## run 1
==> flow/design.v (excerpt) <==
module conv(
           input Aclk,
           input rst,
           input [7:0] Xin,
           input [7:0] Kin,
           output reg [7:0] Rout,
           output reg result_done
       );
reg [7:0] pattern [9-1:0];
reg [4:0] daddr;
wire pattern_done;
reg [7:0] kernel [4-1:0];
reg [4:0] kaddr;
wire kernel_done;
reg [7:0] result [4-1:0];
reg [4:0] out_cnt;
integer i;
assign pattern_done = (daddr-1>=9) ? 1'd1 : 1'd0;
always@(posedge Aclk)
begin
    if(rst)
    begin
        for(i=0;i<9;i=i+1)
        begin
            pattern[i] <= 7'd0;
        end
        daddr <= 5'd1;   
    end
    else
    begin
        if(pattern_done)
        begin
            pattern[daddr] <= pattern[daddr];
            daddr <= daddr;
        end
        else
        begin
            pattern[daddr-1] <= Xin;
            daddr <= daddr + 5'd1;
        end
    end
end
assign kernel_done = (kaddr-1>=4) ? 1'd1 : 1'd0;
always@(posedge Aclk)
begin
    if(rst)
    begin
        for(i=0;i<4;i=i+1)
        begin
            kernel[i] <= 7'd0;
        end
        kaddr <= 5'd1;
    end
    else
    begin
        if(kernel_done)
        begin
            kernel[kaddr] <= kernel[kaddr];
            kaddr <= kaddr;
        end
        else
        begin
            kernel[kaddr-1] <= Kin;
            kaddr <= kaddr + 5'd1;
        end
    end
end
always@(*)
begin
    if(rst)
    begin
        for(i=0;i<4;i=i+1)
        begin
            result[i] = 7'd0;
        end
    end
    else
    begin
  ...
For scale: about 2300 cells after synthesis, roughly 130 flip-flops, ~27 I/O pins, roughly 21000 sq um of cells after synthesis.
==> flow/config.mk <==
export PLATFORM = sky130hd
export DESIGN_NAME = conv
export DESIGN_NICKNAME = conv
export VERILOG_FILES = /design/flow/design.v
export SDC_FILE = /design/flow/constraint.sdc
export NUM_CORES = 4
export LEC_CHECK = 0
export ABC_AREA = 0
export CAP_MARGIN = 25
export CORE_MARGIN = 2
export CORE_UTILIZATION = 21
export GPL_ROUTABILITY_DRIVEN = 0
export SLEW_MARGIN = 20
==> flow/constraint.sdc <==
create_clock -name core_clock -period 10.0 [get_ports {Aclk}]
set_input_delay 2.0000 -clock core_clock [delete_from_list [all_inputs] [get_ports {Aclk}]]
set_output_delay 2.0000 -clock core_clock [all_outputs]
set_load 0.01 [all_outputs]
run.sh (not shown) runs the stock make flow with config.mk's settings and CLKGATE_MAP_FILE=.
Setup changes, run 1 to run 2
- CORE_UTILIZATION now 69, was 21
- CTS_CLUSTER_SIZE now 100, previously not set
- GPL_ROUTABILITY_DRIVEN no longer set, was 0
- HOLD_SLACK_MARGIN now 0.27, previously not set
- TNS_END_PERCENT now 10, previously not set
- CTS_CLUSTER_DIAMETER now 252, previously not set
- ABC_AREA no longer set, was 0
- CAP_MARGIN now 20, was 25
--- outcome ---
Across both runs, clock period minus final worst setup slack was lower for run 2 than for run 1.
As far as gate count after technology mapping goes, run 1 and run 2 are indistinguishable; the numbers are identical.
The higher global-route usage of run 2 and run 1 is in run 2.
Delta (run 2 minus run 1): post-route fraction of the period consumed by the critical path down 1.5 points, length of routed met3 wiring up 20%.
Input-level comparison between run 3 and run 2:
- swapping 10 for 20 in TNS_END_PERCENT
- clearing HOLD_SLACK_MARGIN, which used to be 0.27
- swapping 252 for 368 in CTS_CLUSTER_DIAMETER
==> results <==
Reported for run 2 and run 3, post-layout period usage of the worst path turned out identical to the last digit. Area figure in the yosys stat output came out exactly the same in run 2 and run 3. Comparing run 2 against run 3, there is no change at all in wire length of the first global-routing pass. Compared run 2 against run 3; depth of the critical timing path with buffers and inverters included within noise. Run 2 -> run 3: routability congestion estimate from global placement delta 0, exact match. Minimum clock period after layout: run 2 vs run 3 identical. Re cell area after synthesis: no difference whatsoever between run 2 and run 3. Hold slack came out exactly the same in run 2 and run 3. Run 2 -> run 3: area fraction in and, or, nand and nor cells after synthesis delta 0, exact match. Between run 2 and run 3, the number of violations of the max-capacitance limit does not differ in any meaningful way.
diff inputs: run 3 => run 4
- CORE_UTILIZATION now 40, was 69
- CTS_CLUSTER_DIAMETER no longer set, was 368
- CTS_CLUSTER_SIZE no longer set, was 100
- TNS_END_PERCENT no longer set, was 20
Results
- Looking at the reports, run 4 completed the entire flow and the layout it produced met the timing, design-rule and antenna checks.
- Number of cells on the worst reg-to-reg path: run 4 higher than run 3
- When run 4 is measured against run 3, its worst-case register-to-register setup slack turns out 0.21 ns lower.
- Re cell count after synthesis: no difference whatsoever between run 3 and run 4.
- The worst path setup slack after routing of run 4 was inferior to that of run 3.
- Changes observed in run 4 relative to run 3: wire length after detailed routing now larger, floorplan core density now smaller.
Inputs modified between run 4 and run 5:
- CORE_UTILIZATION changed from 40 to 69
- CORE_ASPECT_RATIO newly set to 0.5
- PLACE_DENSITY_LB_ADDON newly set to 0.3
- TNS_END_PERCENT newly set to 10
- CTS_CLUSTER_DIAMETER newly set to 230
- CTS_CLUSTER_SIZE newly set to 42
### Flow results
Run 5 ran to completion and came out clean on the timing, design-rule and antenna checks.
Re global-route usage: run 4 was lower than run 5.
Compared with run 4, run 5 shows a lower floorplan core area.
Diff run 4 -> run 5 | post-route standard cell area excluding fillers | down by a few percent
~same register clock-pin slew on the reported worst setup and hold paths in run 4 and run 5
Across both runs, critical path depth was higher for run 5 than for run 4.
kernel[3][2] as the worst setup path startpoint was reported by run 4, and kernel[0][4] by run 5.
Run 5 ends up with a total of clock buffers placed in the layout that is 5 lower than in run 4.
Number of DRC violations after detailed-routing iteration 0, run 4 and run 5: lower on run 4
Run 5: worst setup slack higher than run 4
For run 6, these inputs were changed with respect to run 5:
- CORE_ASPECT_RATIO: 0.5 -> unset
- HOLD_SLACK_MARGIN: unset -> 0.27
- PLACE_DENSITY_LB_ADDON: 0.3 -> unset
- TNS_END_PERCENT: 10 -> 5
- CTS_CLUSTER_SIZE: 42 -> 100
--- outcome ---
Run 6 vs. run 5: worst setup slack has increased, floorplan die width down about 30%, non-clock buffer count increased 3, hold slack went down 0.0062 ns, required arrival time at the worst endpoint +0.07 ns.
Run 6 ends up with higher final-layout fill cell count than run 5 does.
